Design ResonantLowPassFilter, start of the top module:
module ResonantLowPassFilter(
    input clk,
    input signed [15:0] audio_in,
    input signed [15:0] cutoff,
    input signed [15:0] resonance,
    input signed [15:0] gain,
    input reset_n,
    output reg signed [15:0] filtered_audio
);
    parameter [15:0] MAX_POS_VALUE = 16'h7FFF;
    parameter [15:0] MIN_NEG_VALUE = -16'h8000;
    reg signed [15:0] state;
    reg signed [15:0] feedback;
    reg signed [15:0] output_reg;
    reg signed [15:0] alpha;
    reg signed [15:0] beta;
    reg signed [15:0] gamma;
    wire signed [31:0] fb_prod  = $signed(state) * $signed(beta);
    wire signed [31:0] out_prod = $signed(state) * $signed(alpha);
    wire signed [16:0] fb_full  = fb_prod >>> 15;
    wire signed [16:0] out_full = out_prod >>> 15;
    wire signed [16:0] st_full  = $signed(audio_in) - $signed(feedback);
    wire signed [16:0] fa_full  = $signed(output_reg) + ($signed(gamma) >>> 1);
    function signed [15:0] sat17;
        input signed [16:0] v;
        begin
            if (v > $signed({MAX_POS_VALUE[15], MAX_POS_VALUE}))
                sat17 = $signed(MAX_POS_VALUE);
            else if (v < $signed({MIN_NEG_VALUE[15], MIN_NEG_VALUE}))
                sat17 = $signed(MIN_NEG_VALUE);
            else
                sat17 = v[15:0];
        end
    endfunction
    always @(posedge clk or negedge reset_n) begin
        if (!reset_n) begin
            state <= $signed(16'h0000);
            feedback <= $signed(16'h0000);
            output_reg <= $signed(16'h0000);
            alpha <= $signed(16'h0000);
            beta <= $signed(16'h0000);
            gamma <= $signed(16'h0000);
            filtered_audio <= $signed(16'h0000);
        end else begin
            alpha <= $signed(cutoff);
            beta <= $signed(resonance);
            gamma <= $signed(gain);
            feedback <= sat17(fb_full);
            state <= sat17(st_full);
            output_reg <= sat17(out_full);
            filtered_audio <= sat17(fa_full);  
        end
    end
endmodule
export LEC_CHECK = 0
export ABC_AREA = 1
export CAP_MARGIN = 20
export CELL_PAD_IN_SITES_DETAIL_PLACEMENT = 1
export CORE_MARGIN = 2
export CORE_UTILIZATION = 24
export PLACE_DENSITY_LB_ADDON = 0.29
export SLEW_MARGIN = 35
create_clock -name core_clock -period 3.8 [get_ports {clk}]
run.sh (not shown) runs the stock make flow with config.mk's settings and CLKGATE_MAP_FILE=.
The first run completed, yet does not pass: negative setup slack.
==> next run, changes <==
- ABC_AREA: 1 -> not set
- CELL_PAD_IN_SITES_DETAIL_PLACEMENT: 1 -> not set
- CORE_UTILIZATION: 24 -> 58
- PLACE_DENSITY_LB_ADDON: 0.29 -> not set
- SETUP_SLACK_MARGIN: not set -> 0.88
- SLEW_MARGIN: 35 -> 20
- clock period: 3.8 -> 3.81 ns (I/O delays scaled with it)
Outcome: The new run completed and failed the layout checks on negative setup slack; die size came out lower by 62%; cell count drops by 36%; setup slack degrades by 410 ps; clock skew drops by 17 ps; final area falls by 14%; clock-buffer cell count does not change; sequential share of layout area goes up by 1.4 points; synthesized area drops by 9.5%; via count shrinks by 20%.
==> next run, changes <==
- ABC_AREA: not set -> 1
- CORE_UTILIZATION: 58 -> 72
- SETUP_SLACK_MARGIN: 0.88 -> 0.62
- clock period: 3.81 -> 5.82 ns (I/O delays scaled with it)
Effect: The changed run ran to the end with violations: negative setup slack; via count went up by about 30%; synthesized area went up by about 10%; cell area went up by about 5.4%; critical path depth went up by 6; synthesized cell count went up by 37%; register-to-register slack gains 2300 ps; wire length went up by 24%.
==> next run, changes <==
- ABC_AREA: 1 -> not set
- CORE_UTILIZATION: 72 -> 66
- SETUP_SLACK_MARGIN: 0.62 -> not set
- clock period: 5.82 -> 5.72 ns (I/O delays scaled with it)
Effect: The changed run completed and failed the layout checks on negative setup slack; area after synthesis went down by roughly a tenth; wire length went down by about a fifth; hold slack is better by 62 ps.


ResonantLowPassFilter again, from the RTL that the note above started with.
## ResonantLowPassFilter
module ResonantLowPassFilter(
    input clk,
    input signed [15:0] audio_in,
    input signed [15:0] cutoff,
    input signed [15:0] resonance,
    input signed [15:0] gain,
    input reset_n,
    output reg signed [15:0] filtered_audio
);
    parameter [15:0] MAX_POS_VALUE = 16'h7FFF;
    parameter [15:0] MIN_NEG_VALUE = -16'h8000;
    reg signed [15:0] state;
    reg signed [15:0] feedback;
    reg signed [15:0] output_reg;
    reg signed [15:0] alpha;
    reg signed [15:0] beta;
    reg signed [15:0] gamma;
    wire signed [31:0] fb_prod  = $signed(state) * $signed(beta);
    wire signed [31:0] out_prod = $signed(state) * $signed(alpha);
    wire signed [16:0] fb_full  = fb_prod >>> 15;
    wire signed [16:0] out_full = out_prod >>> 15;
    wire signed [16:0] st_full  = $signed(audio_in) - $signed(feedback);
    wire signed [16:0] fa_full  = $signed(output_reg) + ($signed(gamma) >>> 1);
    function signed [15:0] sat17;
        input signed [16:0] v;
        begin
            if (v > $signed({MAX_POS_VALUE[15], MAX_POS_VALUE}))
                sat17 = $signed(MAX_POS_VALUE);
            else if (v < $signed({MIN_NEG_VALUE[15], MIN_NEG_VALUE}))
                sat17 = $signed(MIN_NEG_VALUE);
            else
                sat17 = v[15:0];
        end
    endfunction
    always @(posedge clk or negedge reset_n) begin
        if (!reset_n) begin
            state <= $signed(16'h0000);
            feedback <= $signed(16'h0000);
            output_reg <= $signed(16'h0000);
  ...
make LEC_CHECK=0 CAP_MARGIN=20 CORE_MARGIN=2 CORE_UTILIZATION=71 CTS_CLUSTER_DIAMETER=270 PLACE_DENSITY_LB_ADDON=0.21 SLEW_MARGIN=20 TNS_END_PERCENT=5 finish   # period 5.7 ns
The first run finished but fails on setup timing.
Then changed:
Settings changed: CORE_UTILIZATION 71 to 64, CTS_CLUSTER_DIAMETER 270 to unset, PLACE_DENSITY_LB_ADDON 0.21 to unset, TNS_END_PERCENT 5 to unset.
Clock period 5.7 ns to 6.75 ns, I/O delays scaled along.
The new run produced a clean layout.
Cell area falls by 6.3%.
Maximum frequency falls by 3.5%.
Routed wire length falls by 12%.


## run A
Starting RTL as in the previous note.
clock: 10.7 ns
lec_check: 0
abc_area: 1
cap_margin: 20
core_aspect_ratio: 0.98
core_margin: 7
core_utilization: 40
cts_cluster_diameter: 34
gpl_routability_driven: 0
max_routing_layer: met4
place_density_lb_addon: 0.09
slew_margin: 20
tns_end_percent: 25
The inputs of run B differ from those of run A as listed below.
Settings: a deleted TNS_END_PERCENT that had been 25; a deleted PLACE_DENSITY_LB_ADDON that had been 0.09; a deleted CTS_CLUSTER_DIAMETER that had been 34; a change of CORE_MARGIN from 7 to 2; a deleted GPL_ROUTABILITY_DRIVEN that had been 0; a deleted MAX_ROUTING_LAYER that had been met4; a deleted CORE_ASPECT_RATIO that had been 0.98; a deleted ABC_AREA that had been 1; a change of CORE_UTILIZATION from 40 to 39; a change of the clock period (ns, I/O delays scaled along) from 10.7 to 11.0.
- Looking at proportion of cell area occupied by registers, run B sits above run A.
- Endpoint arrival time on the critical path on run B is up relative to run A.
- Run B against run A: placement row count fell by 2; final standard cell area without fillers now sits lower.
- Sort run A and run B by buffering stage count on the worst path with inverters included, ascending, and run A comes first.
Changes in run C relative to run B:
Settings: swapping 39 for 40 in CORE_UTILIZATION; swapping 11.0 for 7.0 in the clock period (ns, I/O delays scaled along).
Findings:
Run C against run B: pre-CTS setup slack decreased by 3.24 ns relative to the old numbers, summed area of non-filler cells in the final layout saw an increase. Run B -> run C: final-layout clock buffer total delta 0, exact match.


Setup of run 1:
The RTL this note starts from:
==> flow/design.v <==
module ResonantLowPassFilter(
    input clk,
    input signed [15:0] audio_in,
    input signed [15:0] cutoff,
    input signed [15:0] resonance,
    input signed [15:0] gain,
    input reset_n,
    output reg signed [15:0] filtered_audio
);
    parameter [15:0] MAX_POS_VALUE = 16'h7FFF;
    parameter [15:0] MIN_NEG_VALUE = -16'h8000;
    reg signed [15:0] state;
    reg signed [15:0] feedback;
    reg signed [15:0] output_reg;
    reg signed [15:0] alpha;
    reg signed [15:0] beta;
    reg signed [15:0] gamma;
    wire signed [31:0] fb_prod  = $signed(state) * $signed(beta);
    wire signed [31:0] out_prod = $signed(state) * $signed(alpha);
    wire signed [16:0] fb_full  = fb_prod >>> 15;
    wire signed [16:0] out_full = out_prod >>> 15;
    wire signed [16:0] st_full  = $signed(audio_in) - $signed(feedback);
    wire signed [16:0] fa_full  = $signed(output_reg) + ($signed(gamma) >>> 1);
    function signed [15:0] sat17;
        input signed [16:0] v;
        begin
            if (v > $signed({MAX_POS_VALUE[15], MAX_POS_VALUE}))
                sat17 = $signed(MAX_POS_VALUE);
            else if (v < $signed({MIN_NEG_VALUE[15], MIN_NEG_VALUE}))
                sat17 = $signed(MIN_NEG_VALUE);
            else
                sat17 = v[15:0];
        end
    endfunction
    always @(posedge clk or negedge reset_n) begin
        if (!reset_n) begin
            state <= $signed(16'h0000);
            feedback <= $signed(16'h0000);
            output_reg <= $signed(16'h0000);
            alpha <= $signed(16'h0000);
            beta <= $signed(16'h0000);
            gamma <= $signed(16'h0000);
            filtered_audio <= $signed(16'h0000);
        end else begin
            alpha <= $signed(cutoff);
            beta <= $signed(resonance);
            gamma <= $signed(gain);
            feedback <= sat17(fb_full);
            state <= sat17(st_full);
            output_reg <= sat17(out_full);
            filtered_audio <= sat17(fa_full);  
        end
    end
endmodule
clock: 9.33 ns
lec_check: 0
cap_margin: 30
cell_pad_in_sites_detail_placement: 1
cell_pad_in_sites_global_placement: 3
core_aspect_ratio: 0.63
core_margin: 9
core_utilization: 39
cts_cluster_diameter: 125
cts_cluster_size: 78
gpl_routability_driven: 1
gpl_timing_driven: 0
hold_slack_margin: 0.26
max_routing_layer: met4
min_routing_layer: met1
place_density_lb_addon: 0.2
slew_margin: 40
tns_end_percent: 35
Changes in run 2 relative to run 1:
Settings: CORE_UTILIZATION: 39 -> 18; PLACE_DENSITY_LB_ADDON: 0.2 -> 0.1; SETUP_SLACK_MARGIN: unset -> 1.22; SLEW_MARGIN: 40 -> 20; CORE_MARGIN: 9 -> 10.
==> results <==
- Looking at number of cell instances on the worst register-to-register path, run 2 sits 1 higher than run 1 does.
- Run 2 against run 1: fraction of the cycle the final worst path needs -2.3 points, number of instances in the synthesized netlist about even.
- Side by side, die size turned out higher in run 2 than in run 1.
- Of run 1 and run 2, the higher count of clock-buffer cells in the layout belongs to run 2.
- Run 1 has lower non-clock buffer count than run 2.
- Going from run 1 to run 2, number of tap cells inserted up 110%; via count of the routed design about even.
Relative to run 2, the following input files were edited for run 3:
Settings: CTS_CLUSTER_SIZE no longer set, was 78; TNS_END_PERCENT no longer set, was 35; CTS_CLUSTER_DIAMETER no longer set, was 125; PLACE_DENSITY_LB_ADDON no longer set, was 0.1; CORE_UTILIZATION now 66, was 18; MIN_ROUTING_LAYER no longer set, was met1; CORE_ASPECT_RATIO no longer set, was 0.63; CELL_PAD_IN_SITES_DETAIL_PLACEMENT no longer set, was 1; SETUP_SLACK_MARGIN now -0.29, was 1.22; GPL_TIMING_DRIVEN no longer set, was 0; HOLD_SLACK_MARGIN no longer set, was 0.26; CELL_PAD_IN_SITES_GLOBAL_PLACEMENT no longer set, was 3; CORE_MARGIN now 2, was 10; GPL_ROUTABILITY_DRIVEN no longer set, was 1; CAP_MARGIN now 20, was 30; the clock period (ns, I/O delays scaled along) now 3.81, was 9.33.
- Run 2 reached the end of the flow, and the finished layout is clean on the timing, DRC and antenna checks.
- What the final checks of run 3 revealed, after a flow that finished every stage, was a layout that fails on negative setup slack.
- Of run 2 and run 3, run 3 shows the lower number of global-route vias before repair, with run 2 above it.
- | count of plain and timing-repair buffers | lower: run 2 |
- Changes observed in run 3 relative to run 2: setup slack shrank by 3.72 ns.
- Final count of negative-setup-slack endpoints ended up 32 higher on run 3 than on run 2.
- On run 3: post-layout minimum cycle time is 1.80 ns lower than what run 2 gave.
- As of run 3, area taken by flip-flops and latches had risen slightly compared to run 2.
